==> inputs of v33 <==
Design TCAM_TOP, start of the top module:
module TCAM_TOP (
        input                   CLK
       ,input                   RESET
       ,input                   SEARCH
       ,input                   SETTING
       ,input   [DATA_BITS-1:0] KEY
       ,input   [IDWID-1:0]     SETTING_ID
       ,input   [MASKWID-1:0]   SETTING_MASKID
       ,input   [IDWID-1:0]     SETTING_PRIORITY
       ,output  [IDWID-1:0]     RULEID
       ,output                  SETTING_COMPLETE
       ,output                  SEARCH_COMPLETE
       ,output                  MISMATCH
       ,input                     DDR3_AVL_INIT
       ,input   [SDRAM_DATA-1:0]  DDR3_AVL_READDATA
       ,input                     DDR3_AVL_WAITREQUEST
       ,input                     DDR3_AVL_READDATAVALID
       ,output                    DDR3_AVL_READ
       ,output                    DDR3_AVL_WRITE
       ,output  [SDRAM_ADDR-1:0]  DDR3_AVL_ADDRESS
       ,output  [SDRAM_DATA-1:0]  DDR3_AVL_WRITEDATA
       ,output                    DDR3_AVL_BURSTCOUNT
       ,output                    DDR3_AVL_INITCOMPLETE
	);
make LEC_CHECK=0 ABC_AREA=1 CAP_MARGIN=20 CORE_MARGIN=2 CORE_UTILIZATION=40 CTS_CLUSTER_SIZE=37 SETUP_SLACK_MARGIN=2.06 SLEW_MARGIN=20 finish   # period 10.0 ns
run.sh (not shown) runs the stock make flow with config.mk's settings and CLKGATE_MAP_FILE=.
==> v12 (differences from v33) <==
- ABC_AREA: 1 -> not set
- CORE_UTILIZATION: 40 -> 66
- CTS_CLUSTER_SIZE: 37 -> not set
- SETUP_SLACK_MARGIN: 2.06 -> 1.05
==> flow/constraint.sdc (replaced) <==
create_clock -name core_clock -period 4.21 [get_ports {CLK}]
set_input_delay 0.8420 -clock core_clock [delete_from_list [all_inputs] [get_ports {CLK}]]
set_output_delay 0.8420 -clock core_clock [all_outputs]
set_load 0.01 [all_outputs]
==> v17 (differences from v33) <==
- ABC_AREA: 1 -> not set
- CORE_UTILIZATION: 40 -> 38
- CTS_CLUSTER_SIZE: 37 -> not set
- SETUP_SLACK_MARGIN: 2.06 -> not set
==> flow/constraint.sdc (replaced) <==
create_clock -name core_clock -period 14.1 [get_ports {CLK}]
set_input_delay 2.8200 -clock core_clock [delete_from_list [all_inputs] [get_ports {CLK}]]
set_output_delay 2.8200 -clock core_clock [all_outputs]
set_load 0.01 [all_outputs]
==> qor.yml <==
outcome:
  run_status: "no timing/DRC/antenna violations"
sta:
  highest_clock_rate_mhz: 330.8
  worst_slew_margin_rel_pct: 27.69
die:
  core_area_mm2: 0.1564
  fp_util_pct: 66.48
power_and_ir_drop:
  post-layout-total-power_uw: 64020
  p_leak_uw: 0.05531
critical_path:
  crit_path_max_incr_delay_ps: 510
  critical_path.startpoint_type: "flop"
  setup.worst_path.end: "DDR3_AVL_WRITE"
  logic_depth_of_the_worst_setup_path_including_buffers: 3
detailed_routing:
  drt-total-wl_um: 225300
  detail_route.wl_per_cell_um: 22.89
finish:
  num-multi-input-gates: 3226
  layout.non_clock_inverters: 36
global_route:
  groute.layer.met2.usage_pct: 46.85
synthesis:
  yosys-dominant-comb-family: "multiplexers"
placement:
  preCtsSetupSlack_ps: 909.5
the above is filed under v12

==> qor.yml <==
placement:
  port_buffers: 585
die:
  fp_util_pct: 40.15
outcome:
  run_status: "no timing/DRC/antenna violations"
power_and_ir_drop:
  p_leak_uw: 0.05649
  post-layout-total-power_uw: 27870
finish:
  seqAreaFraction_pct: 63.58
  num-multi-input-gates: 4489
  top_area_cell_class: "sequential cells"
  layout.clock_buffers: 487
global_route:
  groute.layer.met2.usage_pct: 31.34
critical_path:
  critical_path.startpoint_type: "input pin"
  setup.worst_path.end: "SETTING_COMPLETE"
  crit_path_max_incr_delay_ps: 660
  logic_depth_of_the_worst_setup_path_including_buffers: 4
sta:
  worst_slew_margin_rel_pct: 21.08
  highest_clock_rate_mhz: 173.6
synthesis:
  yosys-dominant-comb-family: "simple AND/OR/NAND/NOR gates"
the above is filed under v33

==> qor.yml <==
power_and_ir_drop:
  p_leak_uw: 0.05517
critical_path:
  setup.worst_path.end: "DDR3_AVL_READ"
  critical_path.startpoint_type: "input pin"
  logic_depth_of_the_worst_setup_path_including_buffers: 3
  crit_path_max_incr_delay_ps: 750
synthesis:
  yosys-dominant-comb-family: "multiplexers"
sta:
  highest_clock_rate_mhz: 139.1
  worst_slew_margin_rel_pct: 25.53
global_route:
  groute.layer.met2.usage_pct: 26.38
finish:
  layout.non_clock_inverters: 36
detailed_routing:
  drt-total-wl_um: 241800
  detail_route.wl_per_cell_um: 21.26
outcome:
  run_status: "no timing/DRC/antenna violations"
the above is filed under v17


* * *

==> run R: inputs <==
Starting RTL as in the previous note.
Settings: LEC_CHECK=0, CAP_MARGIN=20, CORE_MARGIN=2, CORE_UTILIZATION=72, CTS_CLUSTER_DIAMETER=64, CTS_CLUSTER_SIZE=10, SETUP_SLACK_MARGIN=0.92, SLEW_MARGIN=40; clock period 3.12 ns.
==> run Y (differences from run R) <==
==> flow/config.mk (replaced) <==
export PLATFORM = sky130hd
export DESIGN_NAME = TCAM_TOP
export DESIGN_NICKNAME = TCAM_TOP
export VERILOG_FILES = /design/flow/design.v
export SDC_FILE = /design/flow/constraint.sdc
export NUM_CORES = 4
export LEC_CHECK = 0
export ABC_AREA = 0
export CAP_MARGIN = 20
export CORE_MARGIN = 2
export CORE_UTILIZATION = 72
export CTS_CLUSTER_DIAMETER = 337
export CTS_CLUSTER_SIZE = 21
export GPL_ROUTABILITY_DRIVEN = 1
export HOLD_SLACK_MARGIN = 0.29
export MAX_ROUTING_LAYER = met4
export PLACE_DENSITY_LB_ADDON = 0.08
export SETUP_SLACK_MARGIN = 0.93
export SLEW_MARGIN = 20
==> run M (differences from run R) <==
--- a/flow/config.mk
+++ b/flow/config.mk
@@ -8,7 +8,4 @@
 export CAP_MARGIN = 20
 export CORE_MARGIN = 2
-export CORE_UTILIZATION = 72
-export CTS_CLUSTER_DIAMETER = 64
-export CTS_CLUSTER_SIZE = 10
-export SETUP_SLACK_MARGIN = 0.92
-export SLEW_MARGIN = 40
+export CORE_UTILIZATION = 58
+export SLEW_MARGIN = 20
==> flow/constraint.sdc (replaced) <==
create_clock -name core_clock -period 9.77 [get_ports {CLK}]
set_input_delay 1.9540 -clock core_clock [delete_from_list [all_inputs] [get_ports {CLK}]]
set_output_delay 1.9540 -clock core_clock [all_outputs]
set_load 0.01 [all_outputs]
==> run C (differences from run R) <==
==> flow/config.mk (replaced) <==
export PLATFORM = sky130hd
export DESIGN_NAME = TCAM_TOP
export DESIGN_NICKNAME = TCAM_TOP
export VERILOG_FILES = /design/flow/design.v
export SDC_FILE = /design/flow/constraint.sdc
export NUM_CORES = 4
export LEC_CHECK = 0
export CAP_MARGIN = 35
export CORE_MARGIN = 2
export CORE_UTILIZATION = 72
export CTS_CLUSTER_DIAMETER = 55
export CTS_CLUSTER_SIZE = 15
export PLACE_DENSITY_LB_ADDON = 0.08
export SETUP_SLACK_MARGIN = 0.91
export SLEW_MARGIN = 20
==> results <==
Sequential power: run M is smaller than run C (68%). Final cell count: run C < run Y < run R < run M. Combinational power, highest first: run Y, run R, run C, run M. Core utilization: run C is higher than run M (15 points). Against run C, the critical path depth of run Y is higher by 1. Against run M, the first-iteration DRC count of run C is higher by about 17%. In run Y the clock power is lower than in run R, by about 40%. Of run M and run Y, run M has the higher register-to-register slack (gap 4.9 ns). Of run M and run C, run C has the higher global-route usage (gap 6.9 points).
==> figures <==
| quantity | run Y | run R | run C | run M |
|---|---|---|---|---|
| Logic power comb | 4.16 mW | 3.98 mW | 3.91 mW | 1.18 mW |
| Power density over the cells | 609 nW/um^2 | 712 nW/um^2 | 649 nW/um^2 | 227 nW/um^2 |
| Fraction of the cycle the final worst path needs | 70.6% | 72.0% | 70.7% | 57.2% |
| Peak fanout along the critical path | 7 | 2 | 2 | 9 |
| Number of cells traversed by the worst hold path | 0 | 1 | - | 0 |
| Clock Skews | 0.0322 ns | 0.0453 ns | 0.0218 ns | 0.0302 ns |
| Count of clock-net buffers in the final layout | 304 | 644 | 427 | 497 |
| Buffer count from post-CTS setup fixing | 29 | 25 | 24 | 0 |
| Clock slew at reported path FFs | 0.09 ns | 0.06 ns | 0.07 ns | 0.06 ns |
| Tightest Hold Check Type | reg2reg | in2reg | in2async | reg2reg |
| Final area over synthesized area | 1.152x | 1.185x | 1.151x | 1.179x |
| Startpoint type of the worst setup path | primary input | flop | flop | primary input |
| Maximum single-stage delay on the critical path | 0.56 ns | 0.41 ns | 0.41 ns | 0.80 ns |
| Data required time at the worst endpoint | 2.50 ns | 2.50 ns | 2.50 ns | 7.82 ns |
| RePlAce Congestion | 0.869 | 0.853 | 0.851 | 0.806 |
| Final HPWL from detailed placement | 151,000 um | 145,000 um | 148,000 um | 144,000 um |
| Worst-Skew Late Latency | 0.84 ns | 0.92 ns | 0.86 ns | 0.93 ns |
| Core occupancy in the finished layout | 83.4% | 85.9% | 83.4% | 68.8% |
| Outcome | finished clean | finished clean | finished clean | finished clean |

* * *

==> job 151 <==
Starting RTL as in the previous note.
Design TCAM_TOP, start of the top module:
module TCAM_TOP (
        input                   CLK
       ,input                   RESET
       ,input                   SEARCH
       ,input                   SETTING
       ,input   [DATA_BITS-1:0] KEY
       ,input   [IDWID-1:0]     SETTING_ID
       ,input   [MASKWID-1:0]   SETTING_MASKID
       ,input   [IDWID-1:0]     SETTING_PRIORITY
       ,output  [IDWID-1:0]     RULEID
       ,output                  SETTING_COMPLETE
       ,output                  SEARCH_COMPLETE
       ,output                  MISMATCH
       ,input                     DDR3_AVL_INIT
       ,input   [SDRAM_DATA-1:0]  DDR3_AVL_READDATA
       ,input                     DDR3_AVL_WAITREQUEST
       ,input                     DDR3_AVL_READDATAVALID
       ,output                    DDR3_AVL_READ
       ,output                    DDR3_AVL_WRITE
       ,output  [SDRAM_ADDR-1:0]  DDR3_AVL_ADDRESS
       ,output  [SDRAM_DATA-1:0]  DDR3_AVL_WRITEDATA
       ,output                    DDR3_AVL_BURSTCOUNT
       ,output                    DDR3_AVL_INITCOMPLETE
	);
make LEC_CHECK=0 ABC_AREA=0 CAP_MARGIN=40 CORE_MARGIN=2 CORE_UTILIZATION=72 CTS_CLUSTER_DIAMETER=337 CTS_CLUSTER_SIZE=21 GPL_ROUTABILITY_DRIVEN=1 MAX_ROUTING_LAYER=met4 PLACE_DENSITY_LB_ADDON=0.08 SETUP_SLACK_MARGIN=0.93 SLEW_MARGIN=20 finish   # period 3.12 ns
==> job 4255: changes against job 151 <==
ABC_AREA = not set   (was 0)
CAP_MARGIN = 20   (was 40)
CTS_CLUSTER_DIAMETER = 119   (was 337)
CTS_CLUSTER_SIZE = 10   (was 21)
GPL_ROUTABILITY_DRIVEN = not set   (was 1)
MAX_ROUTING_LAYER = not set   (was met4)
PLACE_DENSITY_LB_ADDON = 0.0   (was 0.08)
SETUP_SLACK_MARGIN = 0.89   (was 0.93)
SLEW_MARGIN = 40   (was 20)
==> job 7534: changes against job 151 <==
ABC_AREA = not set   (was 0)
CAP_MARGIN = 20   (was 40)
CTS_CLUSTER_DIAMETER = 358   (was 337)
CTS_CLUSTER_SIZE = 11   (was 21)
GPL_ROUTABILITY_DRIVEN = not set   (was 1)
MAX_ROUTING_LAYER = not set   (was met4)
PLACE_DENSITY_LB_ADDON = not set   (was 0.08)
SETUP_SLACK_MARGIN = 0.92   (was 0.93)
SLEW_MARGIN = 40   (was 20)
==> results <==
Job 4255 finished but failed the layout checks on antenna violations. Job 151 passed the timing, DRC and antenna checks. Job 7534 passed the timing, DRC and antenna checks. Clock skew, highest first: job 7534, job 4255, job 151. Between job 7534 and job 4255, the lower register-to-register slack is in job 4255 (gap 50 ps). The highest global-route usage belongs to job 7534, the lowest to job 151. Worst setup slack, lowest first: job 151, job 4255, job 7534. Synthesized cell count is the same in job 7534 and job 151. Total power: job 7534 is higher than job 151 (about 18%). Sequential power is about the same in job 7534 and job 151. In die size, job 4255 and job 151 do not differ. In job 4255 the non-clock buffer count is lower than in job 151, by 50.
==> figures <==
quantity	job 151	job 7534	job 4255
Outcome	no timing/DRC/antenna violations	no timing/DRC/antenna violations	failed layout checks
Reasons for failing layout checks	-	-	antenna violations
Max-slew headroom at the worst pin	35.4%	42.2%	44.4%
Non-clock buffering overhead in the final layout	7.19%	6.14%	6.41%
Vias	54300	55800	56200
Arrival time reported for the critical path endpoint	2850 ps	1640 ps	1670 ps
Number of iterations in the first detailed-routing pass	6	6	5
Sequential cell area	78200 sq um	78200 sq um	78200 sq um
Via density per instance	5.69	5.71	5.72
Final cycle utilization of the critical path	74.1%	72.7%	73.5%
Total wirelength of the detailed-routed design	230000 microns	242000 microns	242000 microns
Number of clock buffers inserted by TritonCTS	172	344	373
Fin crit period	2310 ps	2270 ps	2290 ps
Launching point of the worst reg2reg path	SDRAM_CONTROLLER_INST.AVM_M0_ADDRESS[0]	SDRAM_CONTROLLER_INST.AVM_M0_ADDRESS[3]	SDRAM_CONTROLLER_INST.AVM_M0_ADDRESS[0]
Clock buffers	309	590	642
CP max stage cell	edfxtp_1	dfrtp_1	dfrtp_2
Total design power	72.8 mW	85.6 mW	87.4 mW
Worst IR drop on VDD	773 uV	759 uV	724 uV
Combinational-cell power consumption	3.99 mW	3.99 mW	3.97 mW
Clock Power	23.8 mW	36.3 mW	38.2 mW
Final-layout clock-cell area share	4.28%	7.99%	8.51%

* * *

==> trial 49 <==
Starting RTL as in the previous note.
Design TCAM_TOP, start of the top module:
module TCAM_TOP (
        input                   CLK
       ,input                   RESET
       ,input                   SEARCH
       ,input                   SETTING
       ,input   [DATA_BITS-1:0] KEY
       ,input   [IDWID-1:0]     SETTING_ID
       ,input   [MASKWID-1:0]   SETTING_MASKID
       ,input   [IDWID-1:0]     SETTING_PRIORITY
       ,output  [IDWID-1:0]     RULEID
       ,output                  SETTING_COMPLETE
       ,output                  SEARCH_COMPLETE
       ,output                  MISMATCH
       ,input                     DDR3_AVL_INIT
       ,input   [SDRAM_DATA-1:0]  DDR3_AVL_READDATA
       ,input                     DDR3_AVL_WAITREQUEST
       ,input                     DDR3_AVL_READDATAVALID
       ,output                    DDR3_AVL_READ
       ,output                    DDR3_AVL_WRITE
       ,output  [SDRAM_ADDR-1:0]  DDR3_AVL_ADDRESS
       ,output  [SDRAM_DATA-1:0]  DDR3_AVL_WRITEDATA
       ,output                    DDR3_AVL_BURSTCOUNT
       ,output                    DDR3_AVL_INITCOMPLETE
	);
export LEC_CHECK = 0
export CAP_MARGIN = 35
export CORE_MARGIN = 2
export CORE_UTILIZATION = 72
export CTS_CLUSTER_DIAMETER = 54
export CTS_CLUSTER_SIZE = 17
export PLACE_DENSITY = 0.42
export SETUP_SLACK_MARGIN = 0.93
export SLEW_MARGIN = 15
create_clock -name core_clock -period 3.12 [get_ports {CLK}]
==> build 48: changes against trial 49 <==
- CAP_MARGIN: 35 -> 20
- CTS_CLUSTER_DIAMETER: 54 -> 119
- CTS_CLUSTER_SIZE: 17 -> 10
- PLACE_DENSITY: 0.42 -> default
- PLACE_DENSITY_LB_ADDON: default -> 0.0
- SETUP_SLACK_MARGIN: 0.93 -> 0.89
- SLEW_MARGIN: 15 -> 20
==> qor summary <==
	trial 49	build 48
Run status	finished clean	finished with violations
Layout check failures	-	antenna rules
Antenna violations before repair	21	19
FF-to-FF setup slack	0.97 ns	0.82 ns
Clock-cell share	5.521%	8.507%
Clock Skews	0.02835 ns	0.07022 ns
Post-DP HPWL	145.5 mm	145.7 mm
Ratio of final minimum period to clock period	70.61%	73.62%
Combinational fraction of design power	5.1%	4.5%
Total routed wirelength	225.7 mm	243.4 mm
Maximum number of pins on one net before global-route repair	173	150
Post-CTS Resized	476	529
Placement Setup Slack	0.2594 ns	0.2738 ns
Met2 WL	112.3 mm	123.7 mm
Drt wl/cell	23.56 um	24.79 um

* * *

==> v30: inputs <==
Starting RTL as in the previous note.
Settings: LEC_CHECK=0, ABC_AREA=0, CAP_MARGIN=20, CELL_PAD_IN_SITES_DETAIL_PLACEMENT=2, CELL_PAD_IN_SITES_GLOBAL_PLACEMENT=2, CORE_MARGIN=10, CORE_UTILIZATION=65, CTS_CLUSTER_DIAMETER=307, CTS_CLUSTER_SIZE=48, GPL_ROUTABILITY_DRIVEN=1, GPL_TIMING_DRIVEN=0, MAX_ROUTING_LAYER=met5, MIN_ROUTING_LAYER=met2, PLACE_DENSITY=0.49, SETUP_SLACK_MARGIN=0.1, SLEW_MARGIN=20; clock period 4.66 ns.
==> v28 (differences from v30) <==
==> flow/config.mk (replaced) <==
export PLATFORM = sky130hd
export DESIGN_NAME = TCAM_TOP
export DESIGN_NICKNAME = TCAM_TOP
export VERILOG_FILES = /design/flow/design.v
export SDC_FILE = /design/flow/constraint.sdc
export NUM_CORES = 4
export LEC_CHECK = 0
export ABC_AREA = 0
export CAP_MARGIN = 20
export CORE_ASPECT_RATIO = 0.6
export CORE_MARGIN = 9
export CORE_UTILIZATION = 40
export CTS_CLUSTER_SIZE = 99
export MAX_ROUTING_LAYER = met5
export MIN_ROUTING_LAYER = met2
export SLEW_MARGIN = 10
==> flow/constraint.sdc (replaced) <==
create_clock -name core_clock -period 10.0 [get_ports {CLK}]
set_input_delay 2.0000 -clock core_clock [delete_from_list [all_inputs] [get_ports {CLK}]]
set_output_delay 2.0000 -clock core_clock [all_outputs]
set_load 0.01 [all_outputs]
==> v21 (differences from v30) <==
==> flow/config.mk (replaced) <==
export PLATFORM = sky130hd
export DESIGN_NAME = TCAM_TOP
export DESIGN_NICKNAME = TCAM_TOP
export VERILOG_FILES = /design/flow/design.v
export SDC_FILE = /design/flow/constraint.sdc
export NUM_CORES = 4
export LEC_CHECK = 0
export CAP_MARGIN = 20
export CORE_MARGIN = 2
export CORE_UTILIZATION = 40
export SLEW_MARGIN = 20
==> flow/constraint.sdc (replaced) <==
create_clock -name core_clock -period 5.62 [get_ports {CLK}]
set_input_delay 1.1240 -clock core_clock [delete_from_list [all_inputs] [get_ports {CLK}]]
set_output_delay 1.1240 -clock core_clock [all_outputs]
set_load 0.01 [all_outputs]
==> summary.txt <==
Status: finished clean
Die y size: 413 µm
Die width: 676 µm
GPL Wtd Cong: 0.789
Port bufs: 585
Row cnt: 144
Fp util: 40.4%
That was v28.
==> summary.txt <==
Top non-seq family: multiplexers
Stopping stage: detailed placement (3_5_place_dp)
First Err: Error: detail_place.tcl, 38 bad optional access
Fp util: 65.5%
GPL Wtd Cong: 0.904
Die y size: 420 µm
Status: aborted with a tool error
Die width: 420 µm
That was v30.
==> summary.txt <==
Max power group: sequential cells
Core Util, Final: 48.1%
GPL Wtd Cong: 0.801
Die width: 514 µm
Metal1 wirelength: 112000 µm
Row cnt: 187
Setup_tns: 0 ns
Status: finished clean
That was v21.
Power and IR drop assume default switching activity.
